==> job 3153: inputs <==
## CPU
module CPU(
				clk,
			  rst_n,
		   IO_stall,
         awid_m_inf,
       awaddr_m_inf,
       awsize_m_inf,
      awburst_m_inf,
        awlen_m_inf,
      awvalid_m_inf,
      awready_m_inf,
        wdata_m_inf,
        wlast_m_inf,
       wvalid_m_inf,
       wready_m_inf,
          bid_m_inf,
        bresp_m_inf,
       bvalid_m_inf,
       bready_m_inf,
         arid_m_inf,
       araddr_m_inf,
        arlen_m_inf,
       arsize_m_inf,
      arburst_m_inf,
      arvalid_m_inf,
      arready_m_inf, 
          rid_m_inf,
        rdata_m_inf,
        rresp_m_inf,
        rlast_m_inf,
       rvalid_m_inf,
       rready_m_inf 
);
clock: 3.44 ns
lec_check: 0
cap_margin: 20
core_margin: 2
core_utilization: 72
cts_cluster_diameter: 47
cts_cluster_size: 48
place_density_lb_addon: 0.26
slew_margin: 35
run.sh (not shown) runs the stock make flow with config.mk's settings and CLKGATE_MAP_FILE=.
==> job 9468 (differences from job 3153) <==
CORE_UTILIZATION = 67   (was 72)
CTS_CLUSTER_DIAMETER = default   (was 47)
CTS_CLUSTER_SIZE = 14   (was 48)
PLACE_DENSITY_LB_ADDON = default   (was 0.26)
SETUP_SLACK_MARGIN = -0.4   (was default)
SLEW_MARGIN = 20   (was 35)
==> flow/constraint.sdc (replaced) <==
create_clock -name core_clock -period 4.34 [get_ports {clk}]
set_input_delay 0.8680 -clock core_clock [delete_from_list [all_inputs] [get_ports {clk}]]
set_output_delay 0.8680 -clock core_clock [all_outputs]
set_load 0.01 [all_outputs]
==> comparison table <==
| quantity | job 9468 | job 3153 |
|---|---|---|
| Result of the run | finished with violations | finished with violations |
| Layout check failures | negative setup slack | negative setup slack |
| Total stage count of the critical path | 19 | 22 |
| Path category of the worst min-delay check | in2async | reg2reg |
| GR Util met1 | 58.7% | 63.5% |
| Tightest Pin Transition | 1.15 ns | 1.18 ns |
| Register-to-Register Setup Slack | -0.80 ns | -1.91 ns |
| Net switching power of the design | 2.03 mW | 2.63 mW |
| Area overhead of the layout relative to synthesis | 13.8% | 16.9% |
| Final critical-path share of the clock period | 119% | 155% |
| CTS Buf Count | 46 | 42 |
| Number of global-route vias before repair | 26469 | 27798 |
| Total number of vias | 26312 | 27848 |
| Post-route core utilization | 77.7% | 85.0% |

* * *

==> cedar: inputs <==
Starting RTL as in the previous note.
==> flow/design.v (excerpt) <==
module CPU(
				clk,
			  rst_n,
		   IO_stall,
         awid_m_inf,
       awaddr_m_inf,
       awsize_m_inf,
      awburst_m_inf,
        awlen_m_inf,
      awvalid_m_inf,
      awready_m_inf,
        wdata_m_inf,
        wlast_m_inf,
       wvalid_m_inf,
       wready_m_inf,
          bid_m_inf,
        bresp_m_inf,
       bvalid_m_inf,
       bready_m_inf,
         arid_m_inf,
       araddr_m_inf,
        arlen_m_inf,
       arsize_m_inf,
      arburst_m_inf,
      arvalid_m_inf,
      arready_m_inf, 
          rid_m_inf,
        rdata_m_inf,
        rresp_m_inf,
        rlast_m_inf,
       rvalid_m_inf,
       rready_m_inf 
);
clock: 3.8 ns
lec_check: 0
cap_margin: 35
core_margin: 2
core_utilization: 43
cts_cluster_size: 11
gpl_routability_driven: 0
hold_slack_margin: 0.03
setup_slack_margin: -0.12
slew_margin: 20
tns_end_percent: 75
==> inputs of juniper, as changes to cedar <==
- CAP_MARGIN: 35 -> 20
- CORE_UTILIZATION: 43 -> 72
- CTS_CLUSTER_DIAMETER: default -> 231
- CTS_CLUSTER_SIZE: 11 -> 15
- GPL_ROUTABILITY_DRIVEN: 0 -> default
- HOLD_SLACK_MARGIN: 0.03 -> default
- SETUP_SLACK_MARGIN: -0.12 -> default
- TNS_END_PERCENT: 75 -> default
==> flow/constraint.sdc (replaced) <==
create_clock -name core_clock -period 4.08 [get_ports {clk}]
set_input_delay 0.8160 -clock core_clock [delete_from_list [all_inputs] [get_ports {clk}]]
set_output_delay 0.8160 -clock core_clock [all_outputs]
set_load 0.01 [all_outputs]
==> qor summary <==
item                                                         cedar          juniper
Status                                             failed layout checks  failed layout checks
Layout check failures                                 setup timing     setup timing
Worst setup path endpoint                              rd_data[12]      rd_data[15]
Clock group power                                          4.72 mW          3.15 mW
Number of fill cells                                          6057             2366
Total non-filler cell area in the finished layout      0.0332 mm^2      0.0324 mm^2
Overall routing resource usage                               30.9%            53.8%
Routed length per instance                                 26.2 um          29.6 um
Multi-input gate share of the layout cell area               48.8%            50.3%
Power per standard cell area                           297 mW/mm^2      245 mW/mm^2
Count of tool warnings                                          65               67
Multi-input logic area                                 0.0162 mm^2      0.0163 mm^2
Die height                                                  263 um           204 um
Peak supply drop                                          0.344 mV         0.368 mV
Final core area utilization                                  50.3%            81.9%
Met1 Routed Length                                         41.0 mm          35.6 mm
Cells on worst reg2reg path                                     19               18
Power drawn by the sequential cells                        4.81 mW          4.47 mW
Power is estimated from default activity; no workload was simulated.
